## ted
module ted
(
	input         clk,				 
	input         reset,
	input  [15:0] addr_in,
	output [15:0] addr_out,
	input   [7:0] data_in,
	output  [7:0] data_out,
	input         rw,
	output        cpuclk,			 
	output  [6:0] color,				 
	output        csync,
	output reg    hsync,
	output reg    vsync,
	output reg    hblank,
	output reg    vblank_out,
	input         wide,
	output        ce_pix,
	output        irq,
	output        ba,
	output reg    cs_io,
	output reg    cs_ram,
	output reg    cs0,
	output reg    cs1,
	output reg    aec,
	output  [4:0] snd,
	output        pal,
	input   [7:0] k,
	input   [1:0] tvmode,
	output        cpuenable			 
);
parameter TIMER1LO=6'h00;
parameter TIMER1HI=6'h01;
parameter TIMER2LO=6'h02;
parameter TIMER2HI=6'h03;
parameter TIMER3LO=6'h04;
parameter TIMER3HI=6'h05;
parameter CONTROL1=6'h06;
parameter CONTROL2=6'h07;
parameter KEYLATCH=6'h08;
parameter IRQ		=6'h09;
parameter IRQEN	=6'h0A;
parameter RASTER	=6'h0B;
parameter CURPOSHI=6'h0C;
parameter CURPOSLO=6'h0D;
parameter CH1FREQLO=6'h0E;
parameter CH2FREQLO=6'h0F;
parameter CH2FREQHI=6'h10;
parameter SOUNDCTRL=6'h11;
parameter BMAPBASE=6'h12;
parameter CHARBASE=6'h13;
parameter VIDEOBASE=6'h14;
parameter BGCOLOR0=6'h15;
parameter BGCOLOR1=6'h16;
parameter BGCOLOR2=6'h17;
parameter BGCOLOR3=6'h18;
parameter EXCOLOR=6'h19;
parameter CHARPOSRELOADHI=6'h1A;
parameter CHARPOSRELOADLO=6'h1B;
parameter VSCANPOSHI=6'h1C;
parameter VSCANPOSLO=6'h1D;
parameter HSCANPOS=6'h1E;
parameter FLASH_VERTSUB=6'h1F;
parameter ROMEN=6'h3E;
parameter RAMEN=6'h3F;
localparam IDLE=3'b000,THALT1=3'b001,THALT2=3'b010,THALT3=3'b011,TDMA=3'b100;
reg [2:0] dma_state,dma_nextstate;			 
reg [15:0] timer1,timer1_reload;													 
reg [15:0] timer2;																			 
reg [15:0] timer3;																			 
reg test,ecm,bmm,den,rsel;										 
reg [2:0] yscroll;																				 
reg bmm_reg,ecm_reg;																	 
reg reverse,stop,mcm,csel;									          
reg [2:0] xscroll;																				 
reg reverse_reg,mcm_reg;																 
  ...
Size in the first run: roughly 6600 cells after synthesis, roughly 90 I/O pins, ~51000 um^2 of cells after synthesis.
==> flow/config.mk <==
export PLATFORM = sky130hd
export DESIGN_NAME = ted
export DESIGN_NICKNAME = ted
export VERILOG_FILES = /design/flow/design.v
export SDC_FILE = /design/flow/constraint.sdc
export NUM_CORES = 4
export LEC_CHECK = 0
export CAP_MARGIN = 25
export CORE_ASPECT_RATIO = 1.37
export CORE_MARGIN = 2
export CORE_UTILIZATION = 72
export CTS_CLUSTER_DIAMETER = 396
export GPL_TIMING_DRIVEN = 1
export MAX_ROUTING_LAYER = met5
export PLACE_DENSITY = 0.66
export SETUP_SLACK_MARGIN = 0.41
export SLEW_MARGIN = 20
export TNS_END_PERCENT = 25
==> flow/constraint.sdc <==
create_clock -name core_clock -period 3.34 [get_ports {clk}]
set_input_delay 0.6680 -clock core_clock [delete_from_list [all_inputs] [get_ports {clk}]]
set_output_delay 0.6680 -clock core_clock [all_outputs]
set_load 0.01 [all_outputs]
run.sh (not shown) runs the stock make flow with config.mk's settings and CLKGATE_MAP_FILE=.
The first run went through all stages and came out clean.
Then changed:
Settings changed: CAP_MARGIN 25 to 20, CORE_ASPECT_RATIO 1.37 to unset, CORE_UTILIZATION 72 to 59, CTS_CLUSTER_DIAMETER 396 to unset, GPL_TIMING_DRIVEN 1 to unset, MAX_ROUTING_LAYER met5 to unset, PLACE_DENSITY 0.66 to unset, SETUP_SLACK_MARGIN 0.41 to unset, TNS_END_PERCENT 25 to unset.
Clock period 3.34 ns to 5.27 ns, I/O delays scaled along.
Outcome: The new run passed the timing, design-rule and antenna checks. Final area decreases by 2.0%. Sequential power decreases by 37%. Utilization shrinks by 17 points. Synthesized area does not change. Setup slack is better by 0.89 ns. Sequential cell count does not change. Clock power decreases by 33%. Hold slack degrades by 0.010 ns. Synthesized cell count does not change. Die size rose by 22%.
Then changed:
Settings changed: CORE_UTILIZATION 59 to 70, SETUP_SLACK_MARGIN set to 0.52.
Clock period 5.27 ns to 3.68 ns, I/O delays scaled along.
Design area goes up by 1.4%.
Global-route usage goes up by 12 points.
Hold slack improved by 0.022 ns.
Critical path depth is unchanged.
Then changed:
Settings changed: CORE_UTILIZATION 70 to 40, SETUP_SLACK_MARGIN 0.52 to -0.32.
Clock period 3.68 ns to 5.95 ns, I/O delays scaled along.
Effect: Total power drops by a quarter to a third. First-iteration DRC count came out lower by well over a third. Routed wire length shrinks by a little under a tenth.
No activity file was given, so power comes from the tool's default toggle rates.
